## the reference run
==> flow/design.v <==
module div (
    input wire clk,
    input wire rst_n,
    input wire [32-1:0] dividend_i,     
    input wire [32-1:0] divisor_i,      
    input wire                       start_i,        
    input wire                       ctrl_ready_i,   
    input wire [                3:0] op_i,           
    output reg [32-1:0] result_o,   
    output reg busy_o,   
    output reg valid_o   
);
    typedef enum logic [3:0] {
        STATE_IDLE  = 4'b0001,
        STATE_START = 4'b0010,
        STATE_CALC  = 4'b0100,
        STATE_END   = 4'b1000
    } state_t;
    state_t state;
    reg [32-1:0] dividend_r;
    reg [32-1:0] divisor_r;
    reg [3:0] op_r;
    reg [31:0] count;
    reg [32-1:0] div_result;
    reg [32-1:0] div_remain;
    reg [32-1:0] minuend;
    reg invert_result;
    wire op_div = op_r[0];
    wire op_divu = op_r[1];
    wire op_rem = op_r[2];
    wire op_remu = op_r[3];
    wire [31:0] dividend_invert = (-dividend_r);
    wire [31:0] divisor_invert = (-divisor_r);
    wire minuend_ge_divisor = minuend >= divisor_r;
    wire [31:0] minuend_sub_res = minuend - divisor_r;
    wire [31:0] div_result_tmp = minuend_ge_divisor ? ({div_result[30:0], 1'b1}) : ({div_result[30:0], 1'b0});
    wire [31:0] minuend_tmp = minuend_ge_divisor ? minuend_sub_res[30:0] : minuend[30:0];
    wire [31:0] dividend_abs = dividend_r[31] ? -dividend_r : dividend_r;
    wire [31:0] divisor_abs = divisor_r[31] ? -divisor_r : divisor_r;
    always @(posedge clk) begin
        if (!rst_n) begin
            state         <= STATE_IDLE;
            result_o      <= 32'h0;
            div_result    <= 32'h0;
            div_remain    <= 32'h0;
            op_r          <= 4'h0;
            dividend_r    <= 32'h0;
            divisor_r     <= 32'h0;
            minuend       <= 32'h0;
            invert_result <= 1'b0;
            busy_o        <= 1'b0;
            valid_o       <= 1'b0;
            count         <= 32'h0;
        end else begin
            case (state)
                STATE_IDLE: begin
                    if (ctrl_ready_i) begin
                        valid_o <= 1'b0;
                        if (start_i == 1'b1) begin
                            op_r       <= op_i;
                            dividend_r <= dividend_i;
                            divisor_r  <= divisor_i;
                            state      <= STATE_START;
                            busy_o     <= 1'b1;
                        end else begin
                            op_r       <= 3'h0;
                            dividend_r <= 32'h0;
                            divisor_r  <= 32'h0;
                            result_o   <= 32'h0;
                            busy_o     <= 1'b0;
                        end
                    end
                end
                STATE_START: begin
                    valid_o <= 1'b0;
                    if (divisor_r == 32'h0) begin
                        if (op_div | op_divu) begin
                            result_o <= 32'hffffffff;
                        end else begin
                            result_o <= dividend_r;
                        end
                        state   <= STATE_IDLE;
                        busy_o  <= 1'b0;
                        valid_o <= 1'b1;
                    end else if (
                        (op_div | op_rem) ? (dividend_abs < divisor_abs) : (dividend_r < divisor_r)
                    ) begin
                        if (op_div) begin
                            result_o <= 32'b0;
                        end else if (op_rem) begin
                            result_o <= dividend_r;
                        end else if (op_divu) begin
                            result_o <= 32'b0;
                        end else if (op_remu) begin
                            result_o <= dividend_r;
                        end
                        state   <= STATE_IDLE;
                        busy_o  <= 1'b0;
                        valid_o <= 1'b1;
                    end else begin
                        busy_o     <= 1'b1;
                        count      <= 32'h40000000;
                        state      <= STATE_CALC;
                        div_result <= 32'h0;
                        div_remain <= 32'h0;
                        if (op_div | op_rem) begin
                            if (dividend_r[31] == 1'b1) begin
                                dividend_r <= dividend_invert;
                                minuend    <= dividend_invert[31];
                            end else begin
                                minuend <= dividend_r[31];
                            end
                            if (divisor_r[31] == 1'b1) begin
                                divisor_r <= divisor_invert;
                            end
                        end else begin
                            minuend <= dividend_r[31];
                        end
                        if ((op_div && (dividend_r[31] ^ divisor_r[31] == 1'b1))
                            || (op_rem && (dividend_r[31] == 1'b1))) begin
                            invert_result <= 1'b1;
                        end else begin
                            invert_result <= 1'b0;
                        end
                    end
                end
                STATE_CALC: begin
                    busy_o     <= 1'b1;
                    dividend_r <= {dividend_r[30:0], 1'b0};
                    div_result <= div_result_tmp;
                    count      <= {1'b0, count[31:1]};
                    if (|count) begin
                        minuend <= {minuend_tmp[30:0], dividend_r[30]};
                    end else begin
                        state <= STATE_END;
                        if (minuend_ge_divisor) begin
                            div_remain <= minuend_sub_res;
                        end else begin
                            div_remain <= minuend;
                        end
                    end
                end
                STATE_END: begin
                    state   <= STATE_IDLE;
                    busy_o  <= 1'b0;
                    valid_o <= 1'b1;
                    if (op_div | op_divu) begin
                        if (invert_result) begin
                            result_o <= (-div_result);
                        end else begin
                            result_o <= div_result;
                        end
                    end else begin
                        if (invert_result) begin
                            result_o <= (-div_remain);
                        end else begin
                            result_o <= div_remain;
                        end
                    end
                end
            endcase
        end
    end
endmodule
clock: 6.68 ns
lec_check: 0
cap_margin: 20
core_margin: 2
core_utilization: 37
place_density: 0.65
slew_margin: 20
run.sh (not shown) runs the stock make flow with config.mk's settings and CLKGATE_MAP_FILE=.
Input-level comparison between the trial run and the reference run:
Settings: an added MAX_ROUTING_LAYER of met4; an added CTS_CLUSTER_DIAMETER of 287; an added SETUP_SLACK_MARGIN of 0.7; an added PLACE_DENSITY_LB_ADDON of 0.28; a change of CORE_UTILIZATION from 37 to 20; an added CELL_PAD_IN_SITES_GLOBAL_PLACEMENT of 1; an added GPL_ROUTABILITY_DRIVEN of 0; a deleted PLACE_DENSITY that had been 0.65; an added TNS_END_PERCENT of 75; a change of the clock period (ns, I/O delays scaled along) from 6.68 to 4.08.
Findings:
- Number of clock-tree buffers in the layout ends up lower on the trial run.
- Share of the clock period used by the worst path after layout, the trial run and the reference run: smaller value in the reference run
- Critical path depth | the trial run above the reference run
- Every run in the trial run and the reference run closed cleanly, with the single exception of the trial run.
- | the trial run | all stages done | FAIL | setup timing |
- The trial run drops more vias than the reference run.
- What the trial run reported for internal power summed over all cells has to be multiplied by 0.51 to get the figure for the reference run.
- In the metrics for the trial run and the reference run, the one carrying the lower wire length of the first global-routing pass is the reference run.
- Fmax: the trial run vs the reference run up about 24%
- When the final numbers for the trial run and the reference run were put side by side, the tapcell count turned out to be greater in the trial run.
Power figures rest on the tool's default switching activity, not on a simulated workload.
